// testpc
module testpc(
	clock,   
	reset,   
	pc,   
	instruction,   
	mem_data,   
	mem_addr,   
	mem_wdata,   
	mwrite_enable,
	mread_enable,
	regwrite_enable,   
	write_addr,   
	reg_write_data   
	);
	input clock, reset;
	input [15:0] instruction, mem_data;
	output [15:0] pc, mem_addr, mem_wdata;
	output [15:0] reg_write_data;
	output mwrite_enable, mread_enable, regwrite_enable;
	output [2:0] write_addr;
	reg [15:0] pc, read_data1, read_data2, ext_imm_data, alu_result;
	reg [15:0] reg_write_data;
	reg [15:0] jump_addr, branch_addr;
	reg [15:0] mwrite_addr, mread_addr;
	reg [6:0] imm_data;
	reg [2:0] read_addr1, read_addr2, write_addr;
	reg [1:0] result_sel;
	reg regwrite_enable, func_sel, imm_sel, mwrite_enable;
	reg mread_enable, memtoreg_sel, jump_enable, branch_enable;
	reg [15:0] reg_table[0:7];
	reg [15:0] c, temp;
	reg c1, c2, s1;
	wire [15:0] b1;
	wire [15:0] and_result, not_result;
	assign mem_addr = alu_result;
	assign mem_wdata = read_data2;
	always@(posedge clock or negedge reset)
	begin
		if(reset == 1'b0)
			pc <= 16'b0000000000000000;
		else if(branch_enable == 1'b1)
		begin
			if(alu_result == 0)
				pc <= pc + branch_addr;
			else
  ...
Size in the first run: ~1700 cells after synthesis, ~100 I/O pins.
clock: 16.0 ns
lec_check: 0
abc_area: 1
cap_margin: 20
cell_pad_in_sites_global_placement: 0
core_margin: 2
core_utilization: 59
cts_cluster_diameter: 315
cts_cluster_size: 98
place_density_lb_addon: 0.04
slew_margin: 20
run.sh (not shown) runs the stock make flow with config.mk's settings and CLKGATE_MAP_FILE=.
The first run completed with no timing, DRC or antenna violations.
Rerun with:
CAP_MARGIN = 0   (was 20)
CELL_PAD_IN_SITES_GLOBAL_PLACEMENT = 2   (was 0)
CORE_ASPECT_RATIO = 0.5   (was unset)
CORE_UTILIZATION = 30   (was 59)
CTS_CLUSTER_DIAMETER = 396   (was 315)
Effect: The changed run completed with no timing, DRC or antenna violations; global-route usage goes down by 14 points; power goes up by 4.7%; setup slack improved by 0.046 ns; via count goes down by 4.5%; non-clock buffer count goes up by 14; hold slack stays flat; wire length goes up by 29%; clock skew goes up by 0.011 ns; final cell count goes up by 12%; final area goes up by 3.0%.
Rerun with:
CELL_PAD_IN_SITES_GLOBAL_PLACEMENT = unset   (was 2)
CORE_MARGIN = 7   (was 2)
CORE_UTILIZATION = 58   (was 30)
CTS_CLUSTER_DIAMETER = 252   (was 396)
CTS_CLUSTER_SIZE = 100   (was 98)
PLACE_DENSITY_LB_ADDON = unset   (was 0.04)
TNS_END_PERCENT = 20   (was unset)
Sequential power increases by about 2%.
Setup slack loses 0.21 ns.
Sequential share of layout area increases by 0.83 points.
Clock-buffer cell count increases by 2.
Sequential cell count stays the same.
Global-route usage increases by 9.5 points.
Design area decreases by about 3%.
Power decreases by about 1.6%.
Via count increases by 7.0%.
Wire length decreases by about 16%.
Rerun with:
CAP_MARGIN = 20   (was 0)
CELL_PAD_IN_SITES_GLOBAL_PLACEMENT = 2   (was unset)
CORE_ASPECT_RATIO = unset   (was 0.5)
CORE_MARGIN = 2   (was 7)
CORE_UTILIZATION = 40   (was 58)
CTS_CLUSTER_DIAMETER = 396   (was 252)
CTS_CLUSTER_SIZE = 98   (was 100)
PLACE_DENSITY_LB_ADDON = 0.04   (was unset)
TNS_END_PERCENT = unset   (was 20)
Effect: Critical path depth is higher by 2; clock-buffer cell count drops by 1; synthesized area does not change; routed wire length is higher by 3.1%; via count is lower by 6.5%; worst hold slack barely changes; register-to-register slack gets better by 0.04 ns.


Starting RTL as in the previous note.
Settings: LEC_CHECK=0, CAP_MARGIN=0, CELL_PAD_IN_SITES_DETAIL_PLACEMENT=1, CORE_ASPECT_RATIO=0.6, CORE_MARGIN=8, CORE_UTILIZATION=26, CTS_CLUSTER_SIZE=19, GPL_TIMING_DRIVEN=0, HOLD_SLACK_MARGIN=0.24, SLEW_MARGIN=35, TNS_END_PERCENT=100; clock period 16.0 ns.
Then changed:
CAP_MARGIN = 40   (was 0)
CELL_PAD_IN_SITES_DETAIL_PLACEMENT = not set   (was 1)
CORE_ASPECT_RATIO = 0.53   (was 0.6)
CORE_MARGIN = 2   (was 8)
CORE_UTILIZATION = 40   (was 26)
CTS_CLUSTER_SIZE = not set   (was 19)
GPL_TIMING_DRIVEN = not set   (was 0)
HOLD_SLACK_MARGIN = not set   (was 0.24)
SLEW_MARGIN = 20   (was 35)
TNS_END_PERCENT = 85   (was 100)
What happened: Clock-buffer cell count is higher by 2. Final cell count is lower by 11%. Via count is lower by 7.4%. Area after synthesis does not change. Sequential share of layout area is higher by 0.56 points. Non-clock buffer count is lower by 16. Worst setup slack is better by 0.31 ns. Flip-flop count is unchanged. Wire length is lower by 20%. Power is lower by 1.8%.
Then changed:
ABC_AREA = 1   (was not set)
CAP_MARGIN = 30   (was 40)
CORE_ASPECT_RATIO = not set   (was 0.53)
CORE_MARGIN = 10   (was 2)
CORE_UTILIZATION = 64   (was 40)
CTS_CLUSTER_DIAMETER = 252   (was not set)
CTS_CLUSTER_SIZE = 100   (was not set)
TNS_END_PERCENT = 20   (was 85)
=>
- core utilization rose by 27 points
- clock skew barely changes
- wire length rose by 1.6%
- total power fell by 13%
- synthesized area rose by 4.0%
- non-clock buffer count fell by 35
- global-route usage rose by 5.9 points
Then changed:
ABC_AREA = not set   (was 1)
CAP_MARGIN = 0   (was 30)
CORE_ASPECT_RATIO = 0.53   (was not set)
CORE_MARGIN = 2   (was 10)
CORE_UTILIZATION = 40   (was 64)
CTS_CLUSTER_DIAMETER = not set   (was 252)
CTS_CLUSTER_SIZE = not set   (was 100)
GPL_TIMING_DRIVEN = 0   (was not set)
HOLD_SLACK_MARGIN = -0.04   (was not set)
TNS_END_PERCENT = 85   (was 20)
- setup slack improves by 0.10 ns
- total power rises by 15%
- die size goes up by 22%
- flip-flop count is unchanged
Then changed:
ABC_AREA = 1   (was not set)
CORE_ASPECT_RATIO = 1.86   (was 0.53)
CORE_MARGIN = 9   (was 2)
CORE_UTILIZATION = 58   (was 40)
CTS_CLUSTER_DIAMETER = 252   (was not set)
CTS_CLUSTER_SIZE = 100   (was not set)
GPL_TIMING_DRIVEN = not set   (was 0)
HOLD_SLACK_MARGIN = not set   (was -0.04)
SETUP_SLACK_MARGIN = -0.24   (was not set)
TNS_END_PERCENT = 20   (was 85)
Outcome:
- area after synthesis rises by 4.0%
- worst setup slack got worse by 0.074 ns
- final cell count came out higher by 14%
- hold slack gets worse by 0.028 ns
Then changed:
ABC_AREA = not set   (was 1)
CAP_MARGIN = 20   (was 0)
CORE_ASPECT_RATIO = 1.85   (was 1.86)
CORE_MARGIN = 2   (was 9)
CORE_UTILIZATION = 40   (was 58)
CTS_CLUSTER_DIAMETER = not set   (was 252)
CTS_CLUSTER_SIZE = not set   (was 100)
HOLD_SLACK_MARGIN = 0.26   (was not set)
PLACE_DENSITY = 0.94   (was not set)
SETUP_SLACK_MARGIN = -0.82   (was -0.24)
TNS_END_PERCENT = 55   (was 20)
This time the run finished but fails on setup timing.
Register-to-register slack degrades by 0.93 ns.
Core utilization came out lower by 21 points.
Synthesized cell count decreases by 24%.
Sequential power rises by about 2%.


testpc again, from the RTL that the note above started with.
Design testpc, start of the top module:
module testpc(
	clock,   
	reset,   
	pc,   
	instruction,   
	mem_data,   
	mem_addr,   
	mem_wdata,   
	mwrite_enable,
	mread_enable,
	regwrite_enable,   
	write_addr,   
	reg_write_data   
	);
export LEC_CHECK = 0
export ABC_AREA = 0
export CAP_MARGIN = 20
export CORE_MARGIN = 2
export CORE_UTILIZATION = 68
export CTS_CLUSTER_DIAMETER = 88
export CTS_CLUSTER_SIZE = 32
export GPL_ROUTABILITY_DRIVEN = 1
export SLEW_MARGIN = 20
create_clock -name core_clock -period 13.2 [get_ports {clock}]
The baseline finished but failed the layout checks on negative setup slack.
Edit:
--- a/flow/config.mk
+++ b/flow/config.mk
@@ -8 +7,0 @@
-export ABC_AREA = 0
@@ -11,4 +10 @@
-export CORE_UTILIZATION = 68
-export CTS_CLUSTER_DIAMETER = 88
-export CTS_CLUSTER_SIZE = 32
-export GPL_ROUTABILITY_DRIVEN = 1
+export CORE_UTILIZATION = 40
==> flow/constraint.sdc (replaced) <==
create_clock -name core_clock -period 16.0 [get_ports {clock}]
set_input_delay 3.2000 -clock core_clock [delete_from_list [all_inputs] [get_ports {clock}]]
set_output_delay 3.2000 -clock core_clock [all_outputs]
set_load 0.01 [all_outputs]
=> With this change the flow passed the timing, DRC and antenna checks; flip-flop count is unchanged; non-clock buffer count decreases by 44; cell area came out lower by 2.3%; wire length falls by 7.6%; cell count climbs by 4.8%; die area is higher by 68%; global-route usage decreases by 22 points; total power is lower by 24%; sequential share of layout area rises by 0.62 points; first-iteration DRC count shrinks by 52%; worst setup slack gets better by 380 ps.


## P
testpc again, from the RTL that the note above started with.
Settings: LEC_CHECK=0, CAP_MARGIN=5, CORE_ASPECT_RATIO=0.5, CORE_MARGIN=2, CORE_UTILIZATION=72, CTS_CLUSTER_SIZE=41, MAX_ROUTING_LAYER=met4, PLACE_DENSITY=0.66, SETUP_SLACK_MARGIN=1.89, SLEW_MARGIN=20, TNS_END_PERCENT=5; clock period 10.6 ns.
Status: P FAILED at 5_1_grt (tool error)
Changes in Q relative to P:
- a change of CORE_UTILIZATION from 72 to 40
- a deleted SETUP_SLACK_MARGIN that had been 1.89
- a deleted CTS_CLUSTER_SIZE that had been 41
- a deleted CORE_ASPECT_RATIO that had been 0.5
- a deleted MAX_ROUTING_LAYER that had been met4
- a change of CAP_MARGIN from 5 to 20
- a deleted TNS_END_PERCENT that had been 5
- a deleted PLACE_DENSITY that had been 0.66
- a change of the clock period (ns, I/O delays scaled along) from 10.6 to 15.8
==> results <==
Total clock sinks essentially unchanged between P and Q. Q against P; placed standard-cell area is down by a few percent. Reported for P and Q, async set-reset flop share out of synthesis turned out identical to the last digit. Q against P; total placed cells including tap cells is up by a few percent. Q ends up with higher y dimension of the die than P does. Q -> P: synthesized chip area reported by yosys delta 0, exact match. NOTE standard cell core area P->Q increased by more than half. Q reports a lower number of post-CTS setup repair buffers than P does. The flow did not stop early for Q: all stages ran, and the layout cleared the timing, DRC and antenna checks. On pre-CTS setup slack, the higher figure sits with Q, not P. Comparing P and Q, the lower die area is on P.
Input-level comparison between R and Q:
- setting SETUP_SLACK_MARGIN to 2.16 for the first time
- setting CTS_CLUSTER_DIAMETER to 28 for the first time
- changing CORE_UTILIZATION from 40 to 68
- setting CTS_CLUSTER_SIZE to 36 for the first time
- changing the clock period (ns, I/O delays scaled along) from 15.8 to 11.0
[summary]
Die height: R lower than Q
Sort Q and R by total setup buffers inserted after CTS, descending, and R comes first.
Of Q and R, the lower x dimension of the die belongs to R.
R | ERROR | 5_1_grt
Re die size: R is 40% down on Q.
Portion of netlist area occupied by mux cells: R vs Q identical
Area of the placeable core for R: about 40% down relative to Q
As far as area share of fa/ha/maj cells after synthesis goes, R and Q are indistinguishable; the numbers are identical.
Cmp R vs Q: number of instances in the placed design lower in R
R -> Q: chip area in the Yosys report delta 0, exact match
Q -> R: instance area after placement increased by a few percent
No activity file was given, so power comes from the tool's default toggle rates.
